==> inputs of trial 59 <==
==> flow/design.v <==
`timescale 1 ns / 1 ps
`default_nettype none
package bfp_pkg;
  function automatic logic [63:0] byte_reverse(input logic [63:0] din);
    for (int i = 0; i < 8; i++) begin
      byte_reverse[63-8*i-:8] = din[8*i+7-:8];
    end
  endfunction
endpackage
`timescale 1 ns / 1 ps
`default_nettype none
module fifo_srl #(
    parameter int ADDR_WIDTH = 4,
    parameter int DATA_WIDTH = 8
) (
    input logic clk,
    input logic rst,
    input logic  [DATA_WIDTH-1:0] din,
    input logic wr_en,
    output logic full,
    output logic [DATA_WIDTH-1:0] dout,
    output logic empty,
    input logic                   rd_en
);
  localparam int Depth = 2 ** ADDR_WIDTH;
  logic [DATA_WIDTH-1:0] srl   [Depth];
  logic [ADDR_WIDTH-1:0] addr;
  logic                  valid;
  assign full = &addr;
  always_ff @(posedge clk) begin
    if (wr_en && !full) begin
      srl[0] <= din;
      for (int i = 1; i < 16; i++) begin
        srl[i] <= srl[i-1];
      end
    end
  end
  assign dout = srl[addr];
  always_ff @(posedge clk) begin
    if (rst) begin
      addr <= '0;
    end else if (wr_en && ~rd_en && ~&addr && valid) begin
      addr <= addr + 1;
    end else if (rd_en && (&addr || (~wr_en && |addr))) begin
      addr <= addr - 1;
    end
  end
  always_ff @(posedge clk) begin
    if (rst) begin
      valid <= 1'b0;
    end else if (addr == '0 && wr_en) begin
      valid <= 1'b1;
    end else if (addr == '0 && ~wr_en && rd_en) begin
      valid <= 1'b0;
    end
  end
  assign empty = ~valid;
endmodule
`default_nettype wire
`timescale 1 ns / 1 ps
`default_nettype none
module bfp_comp_exp (
    input logic clk,
    input logic rst,
    input logic  [63:0] din_data,
    input logic din_valid,
    input logic din_sync,
    input logic din_last,
    output logic [63:0] dout_data,
    output logic [ 2:0] dout_state,
    output logic dout_valid,
    output logic dout_sync,
    output logic dout_last,
    input logic  [ 3:0] ud_iq_width
);
  function automatic logic [15:0] get_max2(input logic [15:0] din0, input logic [15:0] din1);
    logic [15:0] d0;
    logic [15:0] d1;
    d0 = din0[15] ? ~din0 : din0;
    d1 = din1[15] ? ~din1 : din1;
    get_max2 = d0 > d1 ? d0 : d1;
  endfunction
  function automatic logic [15:0] get_max4(input logic [15:0] din0, input logic [15:0] din1,
                                           input logic [15:0] din2, input logic [15:0] din3);
    logic [15:0] d0;
    logic [15:0] d1;
    d0 = get_max2(din0, din1);
    d1 = get_max2(din2, din3);
    get_max4 = d0 > d1 ? d0 : d1;
  endfunction
  function automatic logic [3:0] get_msb(input logic [15:0] din);
    get_msb = 0;
    for (int i = 1; i < 16; i++) begin
      if (din[i] ^ din[i-1]) get_msb = i;
    end
  endfunction
  function automatic logic [3:0] get_shift(input logic [3:0] msb, input logic [3:0] width);
    get_shift = width == 0 ? 0 : 15 - msb;
    get_shift = get_shift < 16 - width ? get_shift : 16 - width;
  endfunction
  function automatic logic [3:0] get_exp(input logic [3:0] msb, input logic [3:0] width);
    logic [4:0] temp;
    if (width == '0) begin
      temp = '0;
    end else begin
      temp = {1'b0, msb} - width + 1;
    end
    get_exp = temp[4] ? 0 : temp[3:0];
  endfunction
  function automatic logic [15:0] get_mask(input logic [3:0] w);
    logic [15:0] mask;
    case (w)
      0: mask = 16'h0000;
      1: mask = 16'h7FFF;
      2: mask = 16'h3FFF;
      3: mask = 16'h1FFF;
      4: mask = 16'h0FFF;
      5: mask = 16'h07FF;
      6: mask = 16'h03FF;
      7: mask = 16'h01FF;
      8: mask = 16'h00FF;
      9: mask = 16'h007F;
      10: mask = 16'h003F;
      11: mask = 16'h001F;
      12: mask = 16'h000F;
      13: mask = 16'h0007;
      14: mask = 16'h0003;
      default: mask = 16'h0001;
    endcase
    get_mask = mask;
  endfunction
  logic [15:0] data0  [4];
  logic [ 2:0] state0;
  generate
    for (genvar i = 0; i < 4; i++) begin : g_data0
      assign data0[i] = din_data[63-i*16-:16];
    end
  endgenerate
  always_ff @(posedge clk) begin
    if (rst || (din_valid && din_last)) begin
      state0 <= '0;
    end else if (din_valid) begin
      state0 <= state0 == 5 ? 0 : state0 + 1;
    end
  end
  logic [15:0] max1;
  logic [ 2:0] state1;
  logic        valid1;
  logic        last1;
  always_ff @(posedge clk) begin
    max1 <= get_max4(data0[0], data0[1], data0[2], data0[3]);
  end
  always_ff @(posedge clk) begin
    state1 <= state0;
    valid1 <= din_valid;
    last1  <= din_last;
  end
  logic [15:0] max2;
  logic [ 2:0] state2;
  logic [ 3:0] shift2;
  logic [ 3:0] exp2;
  logic        valid2;
  logic        last2;
  always_ff @(posedge clk) begin
    if (valid1) begin
      if (state1 == 0) begin
        max2 <= max1;
      end else begin
        max2 <= get_max2(max1, max2);
      end
    end
  end
  assign shift2 = get_shift(get_msb(max2), ud_iq_width);
  assign exp2   = get_exp(get_msb(max2), ud_iq_width);
  always_ff @(posedge clk) begin
    state2 <= state1;
    valid2 <= valid1;
    last2  <= last1;
  end
  logic [64:0] fifo3;
  logic [15:0] mask3;
  logic [15:0] data3  [4];
  logic [ 3:0] shift3;
  logic [ 3:0] exp3;
  logic [ 2:0] state3;
  logic        empty3;
  logic        valid3;
  logic        sync3;
  logic        last3;
  always_ff @(posedge clk) begin
    mask3 <= get_mask(ud_iq_width) >> 1;
  end
  generate
    for (genvar i = 0; i < 4; i++) begin : g_data3
      assign data3[i] = fifo3[63-i*16-:16];
    end
  endgenerate
  always_ff @(posedge clk) begin
    if (rst || (valid3 && last3)) begin
      state3 <= '0;
    end else if (~empty3 || valid3) begin
      state3 <= state3 == 5 ? 0 : state3 + 1;
    end
  end
  assign valid3 = ~empty3 || state3 > 0;
  always_ff @(posedge clk) begin
    if (rst) begin
      sync3 <= 1'b0;
    end else if (valid3 && last3) begin
      sync3 <= 1'b0;
    end else if (valid3) begin
      sync3 <= 1'b1;
    end
  end
  assign last3 = fifo3[64];
  logic [15:0] mask4;
  logic [15:0] data4  [4];
  logic [ 3:0] exp4;
  logic [ 2:0] state4;
  logic        valid4;
  logic        sync4;
  logic        last4;
  always_ff @(posedge clk) begin
    mask4 <= ~get_mask(ud_iq_width);
  end
  generate
    for (genvar i = 0; i < 4; i++) begin : g_data4
      always_ff @(posedge clk) begin
        data4[i] <= (data3[i] << shift3) | mask3;
      end
    end
  endgenerate
  always_ff @(posedge clk) begin
    exp4   <= exp3;
    state4 <= state3;
    valid4 <= valid3;
    sync4  <= sync3;
    last4  <= last3;
  end
  logic [63:0] data5_or;
  logic [63:0] data5_shift[4];
  logic [15:0] data5      [4];
  logic [ 6:0] shift5     [4];
  logic [ 3:0] exp5;
  logic [ 2:0] state5;
  logic        valid5;
  logic        sync5;
  logic        last5;
  generate
    for (genvar i = 0; i < 4; i++) begin : g_data5
      always_ff @(posedge clk) begin
        if (data4[i] == 16'h7FFF) begin
          data5[i] <= data4[i] & mask4;
        end else begin
          data5[i] <= (data4[i] + 1) & mask4;
        end
      end
      always_comb begin
        data5_shift[i] = {data5[i], 48'b0} >> shift5[i];
      end
    end
  endgenerate
  always_comb begin
    if (state5 == 0) begin
      data5_or = {4'b0, exp5, 56'b0};
    end else begin
      data5_or = 64'b0;
    end
    for (int i = 0; i < 4; i++) begin
      data5_or = data5_or | data5_shift[i];
    end
  end
  generate
    for (genvar i = 0; i < 4; i++) begin : g_shift5
      always_ff @(posedge clk) begin
        if (state4 == 0) begin
          shift5[i] <= i * ud_iq_width + 8;
        end else begin
          shift5[i] <= i * ud_iq_width;
        end
      end
    end
  endgenerate
  always_ff @(posedge clk) begin
    exp5   <= exp4;
    state5 <= state4;
    valid5 <= valid4;
    sync5  <= sync4;
    last5  <= last4;
  end
  always_ff @(posedge clk) begin
    dout_data  <= data5_or;
    dout_state <= state5;
    dout_sync  <= sync5;
    dout_valid <= valid5;
    dout_last  <= last5;
  end
  logic [7:0] exp_fifo_din;
  logic       exp_fifo_wr;
  logic [7:0] exp_fifo_dout;
  logic       exp_fifo_rd;
  assign exp_fifo_din = {shift2, exp2};
  assign exp_fifo_wr  = valid2 && (state2 == 5 || last2);
  assign exp_fifo_rd  = (state3 == 0);
  assign {shift3, exp3} = exp_fifo_dout;
  fifo_srl #(
      .DATA_WIDTH(8)
  ) i_exp_fifo (
      .clk  (clk),
      .rst  (rst),
      .din  (exp_fifo_din),
      .wr_en(exp_fifo_wr),
      .full (   ),
      .dout (exp_fifo_dout),
      .empty(empty3),
      .rd_en(exp_fifo_rd)
  );
  fifo_srl #(
      .DATA_WIDTH(65)
  ) i_data_fifo (
      .clk  (clk),
      .rst  (rst),
      .din  ({din_last, din_data}),
      .wr_en(din_valid),
      .full (   ),
      .dout (fifo3),
      .empty(   ),
      .rd_en(valid3)
  );
endmodule
`default_nettype wire
`timescale 1 ns / 1 ps
`default_nettype none
module bfp_comp_gearbox (
    input logic clk,
    input logic rst,
    input logic  [63:0] din_data,
    input logic  [ 2:0] din_state,
    input logic din_valid,
    input logic din_sync,
    input logic din_last,
    output logic [63:0] m_axis_tdata,
    output logic [ 7:0] m_axis_tkeep,
    output logic m_axis_tvalid,
    output logic m_axis_tlast,
    input logic [3:0] ud_iq_width
);
  logic [63:0] data_shift;
  logic [63:0] data_shift_f;
  logic [63:0] tdata;
  logic [63:0] tdata_f;
  logic [ 4:0] cnt;
  logic [ 4:0] cnt_next;
  logic [ 5:0] shift;
  logic        last_extend;
  assign {data_shift, data_shift_f} = {din_data, 64'b0} >> shift;
  always_ff @(posedge clk) begin
    if (rst) begin
      cnt <= '0;
    end else if (din_valid && din_last && cnt_next > 16) begin
      cnt <= cnt_next;
    end else if (din_valid && din_last) begin
      cnt <= '0;
    end else if (din_valid) begin
      cnt <= cnt_next;
    end else if (last_extend) begin
      cnt <= '0;
    end
  end
  always_comb begin
    if (din_state == 0) begin
      cnt_next = (cnt & 5'h0F) + 2 + ud_iq_width;
    end else begin
      cnt_next = (cnt & 5'h0F) + ud_iq_width;
    end
  end
  assign shift = {cnt[3:0], 2'b0};
  always_ff @(posedge clk) begin
    last_extend <= din_valid && din_last && (cnt_next > 16);
  end
  always_ff @(posedge clk) begin
    if (last_extend) begin
        tdata <= tdata_f | data_shift;
    end else if (din_valid) begin
      if (~din_sync) begin
        tdata <= data_shift;
      end else if (cnt[4]) begin
        tdata <= tdata_f | data_shift;
      end else begin
        tdata <= tdata | data_shift;
      end
    end
  end
  always_ff @(posedge clk) begin
    if (din_valid) begin
      tdata_f <= data_shift_f;
    end
  end
  assign m_axis_tdata  = bfp_pkg::byte_reverse(tdata);
  always_ff @(posedge clk) begin
    if (din_valid && din_last) begin
      m_axis_tvalid <= 1'b1;
    end else if (last_extend) begin
      m_axis_tvalid <= 1'b1;
    end else if (din_valid && cnt_next >= 16) begin
      m_axis_tvalid <= 1'b1;
    end else begin
      m_axis_tvalid <= 1'b0;
    end
  end
  always_ff @(posedge clk) begin
    if (din_valid && din_last && cnt_next <= 16) begin
      m_axis_tlast <= 1'b1;
    end else if (last_extend) begin
      m_axis_tlast <= 1'b1;
    end else if (din_valid) begin
      m_axis_tlast <= 1'b0;
    end
  end
  always_ff @(posedge clk) begin
    if (din_valid && din_last && cnt_next < 16) begin
      m_axis_tkeep <= 8'hFF >> (8 - shift / 8);
    end else if (last_extend) begin
      m_axis_tkeep <= 8'hFF >> (8 - shift / 8);
    end else if (din_valid) begin
      m_axis_tkeep <= 8'hFF;
    end
  end
endmodule
`default_nettype wire
`timescale 1 ns / 1 ps
`default_nettype none
module bfp_comp (
    input logic clk,
    input logic rst,
    input logic  [63:0] s_axis_tdata,
    input logic  [ 7:0] s_axis_tkeep,
    input logic s_axis_tvalid,
    input logic s_axis_tlast,
    input logic  [31:0] s_axis_tuser,
    output logic [63:0] m_axis_tdata,
    output logic [ 7:0] m_axis_tkeep,
    output logic m_axis_tvalid,
    output logic m_axis_tlast,
    output logic [31:0] m_axis_tuser,
    input logic  [ 3:0] ctrl_ud_comp_meth,
    input logic  [ 3:0] ctrl_ud_iq_width
);
  logic [63:0] s_axis_tdata_reversed;
  logic [63:0] data0;
  logic        valid0;
  logic        last0;
  logic [31:0] user0;
  logic        sync0;
  logic [ 3:0] ud_iq_width;
  logic [63:0] d0_data;
  logic [ 2:0] d0_state;
  logic        d0_valid;
  logic        d0_sync;
  logic        d0_last;
  logic [31:0] fifo_din;
  logic        fifo_wr;
  logic [31:0] fifo_dout;
  logic        fifo_rd;
  assign s_axis_tdata_reversed = bfp_pkg::byte_reverse(s_axis_tdata);
  always_ff @(posedge clk) begin
    data0  <= s_axis_tdata_reversed;
    valid0 <= s_axis_tvalid;
    last0  <= s_axis_tlast;
    user0  <= s_axis_tuser;
  end
  always_ff @(posedge clk) begin
    if (rst || (valid0 && last0)) begin
      sync0 <= 1'b0;
    end else if (valid0) begin
      sync0 <= 1'b1;
    end
  end
  assign fifo_din = user0;
  assign fifo_wr  = valid0 && ~sync0;
  assign fifo_rd  = d0_valid & ~d0_sync;
  always_ff @(posedge clk) begin
    if (fifo_rd) begin
      m_axis_tuser <= fifo_dout;
    end
  end
  always_ff @(posedge clk) begin
    if (ctrl_ud_comp_meth == 1) begin
      ud_iq_width <= ctrl_ud_iq_width;
    end else begin
      ud_iq_width <= '0;
    end
  end
  bfp_comp_exp i_exp (
      .clk        (clk),
      .rst        (rst),
      .din_data   (data0),
      .din_valid  (valid0),
      .din_sync   (sync0),
      .din_last   (last0),
      .dout_data  (d0_data),
      .dout_state (d0_state),
      .dout_valid (d0_valid),
      .dout_sync  (d0_sync),
      .dout_last  (d0_last),
      .ud_iq_width(ud_iq_width)
  );
  bfp_comp_gearbox i_gearbox (
      .clk          (clk),
      .rst          (rst),
      .din_data     (d0_data),
      .din_state    (d0_state),
      .din_valid    (d0_valid),
      .din_sync     (d0_sync),
      .din_last     (d0_last),
      .m_axis_tdata (m_axis_tdata),
      .m_axis_tkeep (m_axis_tkeep),
      .m_axis_tvalid(m_axis_tvalid),
      .m_axis_tlast (m_axis_tlast),
      .ud_iq_width  (ud_iq_width)
  );
  fifo_srl #(
      .DATA_WIDTH(32)
  ) i_user_fifo (
      .clk  (clk),
      .rst  (rst),
      .din  (fifo_din),
      .wr_en(fifo_wr),
      .full (   ),
      .dout (fifo_dout),
      .empty(   ),
      .rd_en(fifo_rd)
  );
endmodule
`default_nettype wire
==> flow/run.sh <==
#!/bin/bash
# the make line also repeats each setting of config.mk as NAME=value (left out here)
make -C /OpenROAD-flow-scripts/flow DESIGN_CONFIG=/design/flow/config.mk WORK_HOME=/design/flow/orfs CLKGATE_MAP_FILE= finish
==> flow/config.mk <==
export PLATFORM = sky130hd
export DESIGN_NAME = bfp_comp
export DESIGN_NICKNAME = bfp_comp
export VERILOG_FILES = /design/flow/design.v
export SDC_FILE = /design/flow/constraint.sdc
export NUM_CORES = 4
export LEC_CHECK = 0
export CAP_MARGIN = 10
export CORE_MARGIN = 10
export CORE_UTILIZATION = 40
export GPL_TIMING_DRIVEN = 0
export MAX_ROUTING_LAYER = met4
export SETUP_SLACK_MARGIN = -0.55
export SLEW_MARGIN = 20
==> flow/constraint.sdc <==
create_clock -name core_clock -period 8.138 [get_ports {clk}]
set_input_delay 1.6276 -clock core_clock [delete_from_list [all_inputs] [get_ports {clk}]]
set_output_delay 1.6276 -clock core_clock [all_outputs]
set_load 0.01 [all_outputs]
==> inputs of trial 44, as changes to trial 59 <==
==> flow/config.mk (replaced) <==
export PLATFORM = sky130hd
export DESIGN_NAME = bfp_comp
export DESIGN_NICKNAME = bfp_comp
export VERILOG_FILES = /design/flow/design.v
export SDC_FILE = /design/flow/constraint.sdc
export NUM_CORES = 4
export LEC_CHECK = 0
export ABC_AREA = 1
export CAP_MARGIN = 10
export CORE_MARGIN = 2
export CORE_UTILIZATION = 72
export CTS_CLUSTER_DIAMETER = 246
export SLEW_MARGIN = 20
==> flow/constraint.sdc (replaced) <==
create_clock -name core_clock -period 3.38 [get_ports {clk}]
set_input_delay 0.6760 -clock core_clock [delete_from_list [all_inputs] [get_ports {clk}]]
set_output_delay 0.6760 -clock core_clock [all_outputs]
set_load 0.01 [all_outputs]
==> inputs of trial 26, as changes to trial 59 <==
==> flow/config.mk (replaced) <==
export PLATFORM = sky130hd
export DESIGN_NAME = bfp_comp
export DESIGN_NICKNAME = bfp_comp
export VERILOG_FILES = /design/flow/design.v
export SDC_FILE = /design/flow/constraint.sdc
export NUM_CORES = 4
export LEC_CHECK = 0
export ABC_AREA = 0
export CAP_MARGIN = 20
export CORE_MARGIN = 5
export CORE_UTILIZATION = 70
export MAX_ROUTING_LAYER = met5
export PLACE_DENSITY = 0.6
export SLEW_MARGIN = 20
==> flow/constraint.sdc (replaced) <==
create_clock -name core_clock -period 4.42 [get_ports {clk}]
set_input_delay 0.8840 -clock core_clock [delete_from_list [all_inputs] [get_ports {clk}]]
set_output_delay 0.8840 -clock core_clock [all_outputs]
set_load 0.01 [all_outputs]
==> qor summary <==
                                                              trial 59                    trial 26                    trial 44
Status                                         complete, no violations  complete, but fails checks  complete, but fails checks
Violated checks                                                      -                setup timing                setup timing
Number of warning messages in the logs                              62                          88                          78
Reg-to-reg slack, setup                                        1730 ps                      -30 ps                     -520 ps
F_max                                                        0.156 GHz                   0.225 GHz                   0.256 GHz
Initial drt markers                                              10200                       10400                       13100
Combined area of all synthesized cells                     0.0937 mm^2                 0.0937 mm^2                 0.0932 mm^2
Worst-case hold slack                                           317 ps                      327 ps                      255 ps
Post-CTS setup-driven buffer insertion count                         0                           2                           6
Number of standard-cell rows in the floorplan                      177                         134                         132
Detailed-routing wirelength on met1                          131000 um                    97100 um                   100000 um
Die boundary width                                              504 um                      376 um                      364 um
Ratio of routed vias to standard cells                            6.18                        7.11                        6.74
Number of standard cells reported by yosys                        6553                        6553                        8232
Post-route setup slack                                         1730 ps                    -27.6 ps                     -522 ps
Pre-CTS setup slack                                            1790 ps                    -90.9 ps                     -749 ps
Path category of the worst min-delay check                     reg2reg                     reg2reg                      in2reg
Worst flop-to-flop path startpoint                           data0[31]                   data0[15]                   data0[63]
Net Switching                                                 0.0116 W                    0.0201 W                    0.0365 W
No activity file was given, so power comes from the tool's default toggle rates.
